==> run F <==
## PWM_duty_cycle
module PWM_duty_cycle (
    input clk,            
    input rst,            
    input pwm_in,         
    output reg [7:0] duty_cycle   
);
clock: 179.0 ns
lec_check: 0
cap_margin: 20
cell_pad_in_sites_detail_placement: 0
cell_pad_in_sites_global_placement: 3
core_aspect_ratio: 0.66
core_margin: 7
core_utilization: 27
cts_cluster_diameter: 317
cts_cluster_size: 16
gpl_routability_driven: 0
gpl_timing_driven: 1
hold_slack_margin: -0.06
max_routing_layer: met4
min_routing_layer: met1
place_density: 0.93
setup_slack_margin: 0.82
slew_margin: 20
run.sh (not shown) runs the stock make flow with config.mk's settings and CLKGATE_MAP_FILE=.
==> run K: changes against run F <==
Settings changed: CELL_PAD_IN_SITES_DETAIL_PLACEMENT 0 to 2, CELL_PAD_IN_SITES_GLOBAL_PLACEMENT 3 to 1, CORE_UTILIZATION 27 to 52, CTS_CLUSTER_DIAMETER 317 to default, CTS_CLUSTER_SIZE 16 to 65, GPL_TIMING_DRIVEN 1 to 0, HOLD_SLACK_MARGIN -0.06 to 0.2, MIN_ROUTING_LAYER met1 to met2, PLACE_DENSITY 0.93 to default, PLACE_DENSITY_LB_ADDON from default to 0.09.
==> run B: changes against run F <==
Settings changed: CELL_PAD_IN_SITES_DETAIL_PLACEMENT 0 to default, CELL_PAD_IN_SITES_GLOBAL_PLACEMENT 3 to default, CORE_ASPECT_RATIO 0.66 to 0.5, CORE_MARGIN 7 to 2, CORE_UTILIZATION 27 to 40, CTS_CLUSTER_DIAMETER 317 to default, CTS_CLUSTER_SIZE 16 to default, GPL_ROUTABILITY_DRIVEN 0 to default, GPL_TIMING_DRIVEN 1 to default, HOLD_SLACK_MARGIN -0.06 to default, MAX_ROUTING_LAYER met4 to default, MIN_ROUTING_LAYER met1 to default, PLACE_DENSITY 0.93 to default, PLACE_DENSITY_LB_ADDON from default to 0.05, SETUP_SLACK_MARGIN 0.82 to default, TNS_END_PERCENT from default to 10.
==> flow/constraint.sdc (replaced) <==
create_clock -name core_clock -period 110.0 [get_ports {clk}]
set_input_delay 22.0000 -clock core_clock [delete_from_list [all_inputs] [get_ports {clk}]]
set_output_delay 22.0000 -clock core_clock [all_outputs]
set_load 0.01 [all_outputs]
==> comparison table <==
|  | run B | run F | run K |
|---|---|---|---|
| Crit path depth | 533 | 535 | - |
| Layout net count | 6033 | 5981 | - |
| Sum of routed wire segments on met1 | 77800 um | 86300 um | - |
| Status | finished clean | finished clean | did not finish |
| Stage where the flow stopped | - | - | detailed placement (3_5_place_dp) |
| Post-layout worst setup margin | 8230 ps | 64580 ps | - |
| Final design instance area without fill | 42200 um2 | 42100 um2 | - |
| Highest cell delay on the worst timing path | 600 ps | 1010 ps | - |
| Number of remaining DRC errors | 0 | 0 | - |
| Fin crit period | 101770 ps | 114420 ps | - |
| Source of the worst hold timing path | duty_cycle[5]$_DFFE_PP0P_ | first_period$_DFFE_PP1P_ | - |
| Most prevalent standard cell on the critical path | a21oi_1 | a21oi_1 | - |
| Setup clock skew after layout | 6.20 ps | 13.1 ps | - |
| Root Buffer Master | clkbuf_16 | clkbuf_16 | - |
| Flop-to-flop setup slack | 8230 ps | 64580 ps | - |
| Largest net degree at the start of global routing | 43 | 44 | - |
| Total met3 wirelength after detailed routing | 10300 um | 14300 um | - |
| Hold depth | 1 | 1 | - |
| Number of clock sinks | 42 | 42 | - |
| Worst setup path startpoint | high_count[6]$_DFFE_PP0P_ | high_count[2]$_DFFE_PP0P_ | - |
| Worst skew pair latency | 310 ps | 300 ps | - |
| Die Outline Area | 103000 um2 | 160000 um2 | 85100 um2 |
| Number of vias in the routed layout | 43.8k | 43.5k | - |
| Violation count after the first detailed-route iteration | 3816 | 4605 | - |

---

==> run a: inputs <==
PWM_duty_cycle again, from the RTL that the note above started with.
==> flow/config.mk <==
export PLATFORM = sky130hd
export DESIGN_NAME = PWM_duty_cycle
export DESIGN_NICKNAME = PWM_duty_cycle
export VERILOG_FILES = /design/flow/design.v
export SDC_FILE = /design/flow/constraint.sdc
export NUM_CORES = 4
export LEC_CHECK = 0
export ABC_AREA = 1
export CAP_MARGIN = 20
export CORE_ASPECT_RATIO = 0.93
export CORE_MARGIN = 2
export CORE_UTILIZATION = 72
export CTS_CLUSTER_SIZE = 10
export PLACE_DENSITY = 0.38
export SLEW_MARGIN = 20
export TNS_END_PERCENT = 10
==> flow/constraint.sdc <==
create_clock -name core_clock -period 65.2 [get_ports {clk}]
set_input_delay 13.0400 -clock core_clock [delete_from_list [all_inputs] [get_ports {clk}]]
set_output_delay 13.0400 -clock core_clock [all_outputs]
set_load 0.01 [all_outputs]
==> run b (differences from run a) <==
==> flow/config.mk (replaced) <==
export PLATFORM = sky130hd
export DESIGN_NAME = PWM_duty_cycle
export DESIGN_NICKNAME = PWM_duty_cycle
export VERILOG_FILES = /design/flow/design.v
export SDC_FILE = /design/flow/constraint.sdc
export NUM_CORES = 4
export LEC_CHECK = 0
export ABC_AREA = 1
export CAP_MARGIN = 15
export CORE_MARGIN = 2
export CORE_UTILIZATION = 72
export CTS_CLUSTER_DIAMETER = 361
export CTS_CLUSTER_SIZE = 72
export HOLD_SLACK_MARGIN = -0.1
export SETUP_SLACK_MARGIN = 3.08
export SLEW_MARGIN = 20
==> flow/constraint.sdc (replaced) <==
create_clock -name core_clock -period 46.2 [get_ports {clk}]
set_input_delay 9.2400 -clock core_clock [delete_from_list [all_inputs] [get_ports {clk}]]
set_output_delay 9.2400 -clock core_clock [all_outputs]
set_load 0.01 [all_outputs]
==> run c (differences from run a) <==
--- a/flow/config.mk
+++ b/flow/config.mk
@@ -7,10 +7,10 @@
 export LEC_CHECK = 0
 export ABC_AREA = 1
 export CAP_MARGIN = 20
-export CORE_ASPECT_RATIO = 0.93
 export CORE_MARGIN = 2
 export CORE_UTILIZATION = 72
-export CTS_CLUSTER_SIZE = 10
+export CTS_CLUSTER_DIAMETER = 378
+export CTS_CLUSTER_SIZE = 100
 export PLACE_DENSITY = 0.38
 export SLEW_MARGIN = 20
 export TNS_END_PERCENT = 10
==> run d (differences from run a) <==
==> flow/config.mk (replaced) <==
export PLATFORM = sky130hd
export DESIGN_NAME = PWM_duty_cycle
export DESIGN_NICKNAME = PWM_duty_cycle
export VERILOG_FILES = /design/flow/design.v
export SDC_FILE = /design/flow/constraint.sdc
export NUM_CORES = 4
export LEC_CHECK = 0
export CAP_MARGIN = 20
export CORE_ASPECT_RATIO = 1.72
export CORE_MARGIN = 2
export CORE_UTILIZATION = 45
export GPL_ROUTABILITY_DRIVEN = 0
export PLACE_DENSITY_LB_ADDON = 0.05
export SLEW_MARGIN = 20
export TNS_END_PERCENT = 10
==> flow/constraint.sdc (replaced) <==
create_clock -name core_clock -period 110.0 [get_ports {clk}]
set_input_delay 22.0000 -clock core_clock [delete_from_list [all_inputs] [get_ports {clk}]]
set_output_delay 22.0000 -clock core_clock [all_outputs]
set_load 0.01 [all_outputs]
==> run summary <==
impl run done, here's what came out: status failed layout checks, Fail Reasons setup timing, Final Hold Fails 0, final worst slack -84.3 ps, Synthesized Nets 7588, reg2reg setup slack -80 ps, Setup Skew 13.9 ps, final setup fails 1, Reg2Reg Launch Point high_count[6]$_DFFE_PP0P_, flop count 42, TNS Setup -84.3 ps, Setup Buffers After CTS 40
(the above is from run c)
==> run summary <==
impl run done, here's what came out: Adder Share, Synth 13.8%, final worst slack -1410 ps, Synthesized Nets 7588, reg2reg setup slack -1410 ps, final setup fails 1, status failed layout checks, Setup Skew 6.50 ps, Setup Buffers After CTS 16, Worst-Skew Late Latency 310 ps, TNS Setup -1410 ps, Sink Count 42, Gate Area 0.0394 mm2, flop count 42, met3 WL post-DR 25200 um, Fail Reasons setup timing, Final Hold Fails 0, met1 wire length 59100 um
(the above is from run a)
==> run summary <==
run results: Syn Inst Count 7125, # rows 88, Synthesized Nets 7588, top cells, area nand2_1, ha_1, inv_1, ys cells 7125, area of the mapped netlist 0.0423 mm2, Registers, synthesis 42, Avg Cell Area, Syn 5.94 um2, status did not finish, IO Pins 11, Cell Type Count 87, Synth top cells by count nand2_1, inv_1, nor2_1, a21oi_1, nand3_1, Stop stage 3_5_place_dp, GPL Wtd Cong 1.10, Dominant flop cell dfrtp_1, tool error [ERROR DPL-0038] Utilization greater than 100%, impossible to legalize, area fraction in xor and xnor cells 9.01%, Synth area leader nand2_1, chip area 0.0607 mm2
(the above is from run b)
==> run summary <==
impl run done, here's what came out: status complete, no violations, final worst slack 8220 ps, TNS Setup 0 ps, final setup fails 0, Final Hold Fails 0, Reg2Reg Launch Point high_count[6]$_DFFE_PP0P_, Setup Skew 24.4 ps, reg2reg setup slack 8220 ps, flop count 42, Setup Buffers After CTS 0
(the above is from run d)

---

==> garnet <==
==> flow/design.v <==
module PWM_duty_cycle (
    input clk,            
    input rst,            
    input pwm_in,         
    output reg [7:0] duty_cycle   
);
    reg [15:0] high_count, total_count;   
    reg pwm_prev;        
    reg update_flag;     
    reg first_period;    
    always @(posedge clk or posedge rst) begin
        if (rst) begin
            high_count <= 0;
            total_count <= 0;
            duty_cycle <= 0;
            pwm_prev <= 0;
            update_flag <= 0;
            first_period <= 1;   
        end else begin
            total_count <= total_count + 1;
            if (pwm_in) high_count <= high_count + 1;
            if (pwm_prev && ~pwm_in) begin
                if (!first_period && total_count > 0) begin
                    duty_cycle <= (high_count * 100) / total_count;   
                end
                first_period <= 0;   
                high_count <= 0;
                total_count <= 0;
            end
            pwm_prev <= pwm_in;   
        end
    end
endmodule
==> flow/run.sh <==
#!/bin/bash
# the make line also repeats each setting of config.mk as NAME=value (left out here)
make -C /OpenROAD-flow-scripts/flow DESIGN_CONFIG=/design/flow/config.mk WORK_HOME=/design/flow/orfs CLKGATE_MAP_FILE= finish
==> flow/config.mk <==
export PLATFORM = sky130hd
export DESIGN_NAME = PWM_duty_cycle
export DESIGN_NICKNAME = PWM_duty_cycle
export VERILOG_FILES = /design/flow/design.v
export SDC_FILE = /design/flow/constraint.sdc
export NUM_CORES = 4
export LEC_CHECK = 0
export ABC_AREA = 1
export CAP_MARGIN = 15
export CELL_PAD_IN_SITES_DETAIL_PLACEMENT = 0
export CELL_PAD_IN_SITES_GLOBAL_PLACEMENT = 0
export CORE_ASPECT_RATIO = 0.5
export CORE_MARGIN = 2
export CORE_UTILIZATION = 40
export CTS_CLUSTER_DIAMETER = 160
export CTS_CLUSTER_SIZE = 28
export GPL_ROUTABILITY_DRIVEN = 0
export HOLD_SLACK_MARGIN = -0.05
export MAX_ROUTING_LAYER = met5
export PLACE_DENSITY_LB_ADDON = 0.24
export SETUP_SLACK_MARGIN = 5.0
export SLEW_MARGIN = 20
==> flow/constraint.sdc <==
create_clock -name core_clock -period 154.0 [get_ports {clk}]
set_input_delay 30.8000 -clock core_clock [delete_from_list [all_inputs] [get_ports {clk}]]
set_output_delay 30.8000 -clock core_clock [all_outputs]
set_load 0.01 [all_outputs]
==> quartz: changes against garnet <==
==> flow/config.mk (replaced) <==
export PLATFORM = sky130hd
export DESIGN_NAME = PWM_duty_cycle
export DESIGN_NICKNAME = PWM_duty_cycle
export VERILOG_FILES = /design/flow/design.v
export SDC_FILE = /design/flow/constraint.sdc
export NUM_CORES = 4
export LEC_CHECK = 0
export CAP_MARGIN = 20
export CORE_MARGIN = 2
export CORE_UTILIZATION = 40
export SLEW_MARGIN = 20
==> flow/constraint.sdc (replaced) <==
create_clock -name core_clock -period 104.0 [get_ports {clk}]
set_input_delay 20.8000 -clock core_clock [delete_from_list [all_inputs] [get_ports {clk}]]
set_output_delay 20.8000 -clock core_clock [all_outputs]
set_load 0.01 [all_outputs]
==> pepper: changes against garnet <==
==> flow/config.mk (replaced) <==
export PLATFORM = sky130hd
export DESIGN_NAME = PWM_duty_cycle
export DESIGN_NICKNAME = PWM_duty_cycle
export VERILOG_FILES = /design/flow/design.v
export SDC_FILE = /design/flow/constraint.sdc
export NUM_CORES = 4
export LEC_CHECK = 0
export CAP_MARGIN = 20
export CELL_PAD_IN_SITES_DETAIL_PLACEMENT = 0
export CELL_PAD_IN_SITES_GLOBAL_PLACEMENT = 0
export CORE_MARGIN = 2
export CORE_UTILIZATION = 72
export CTS_CLUSTER_SIZE = 43
export MAX_ROUTING_LAYER = met4
export MIN_ROUTING_LAYER = met1
export PLACE_DENSITY = 0.67
export SETUP_SLACK_MARGIN = 0.82
export SLEW_MARGIN = 20
==> flow/constraint.sdc (replaced) <==
create_clock -name core_clock -period 86.4 [get_ports {clk}]
set_input_delay 17.2800 -clock core_clock [delete_from_list [all_inputs] [get_ports {clk}]]
set_output_delay 17.2800 -clock core_clock [all_outputs]
set_load 0.01 [all_outputs]
==> metrics.log <==
[report] implementation figures
[metrics] Crit. Startpoint: high_count[1]
[metrics] worst-case reg-to-reg path depth: 474
[metrics] number of buffers inserted by post-CTS setup repair: 0
[metrics] number of inverters outside the clock class in the layout: just under 1000
[metrics] horizontal extent of the die: between 400 and 500 um
[metrics] Distinct lib cells used: about 87
[metrics] required time at the endpoint of the critical path: 154.27 ns
[metrics] met3 routed WL: approximately 11000 um
[metrics] result of the run: no timing/DRC/antenna violations
[metrics] worst hold slack across all endpoints: roughly 0.44 ns
the above is filed under garnet

==> metrics.log <==
[report] implementation figures
[metrics] final number of max-transition violations: 6
[metrics] total setup violations reported at the end of the flow: 2
[metrics] result of the run: complete, but fails checks
[metrics] horizontal extent of the die: 240 um
[metrics] required time at the endpoint of the critical path: ~87 ns
[metrics] worst-case reg-to-reg path depth: 529
[metrics] number of buffers inserted by post-CTS setup repair: between 100 and 150
[metrics] setup slack after layout: -4.72 ns
[metrics] max-cap check violation count: 1
[metrics] checks that blocked a clean result: capacitance limit, slew limit, setup timing
[metrics] Distinct lib cells used: 192
the above is filed under pepper

==> metrics.log <==
[report] implementation figures
[metrics] result of the run: no timing/DRC/antenna violations
[metrics] worst-case reg-to-reg path depth: roughly 540
[metrics] Crit. Startpoint: high_count[11]
[metrics] required time at the endpoint of the critical path: 104.16 ns
[metrics] Distinct lib cells used: approximately 190
[metrics] worst hold slack across all endpoints: around 0.49 ns
[metrics] met3 routed WL: 9790 um
[metrics] horizontal extent of the die: 320 um
[metrics] number of inverters outside the clock class in the layout: a little over 200
[metrics] highest metal layer with signal wires: met5
the above is filed under quartz

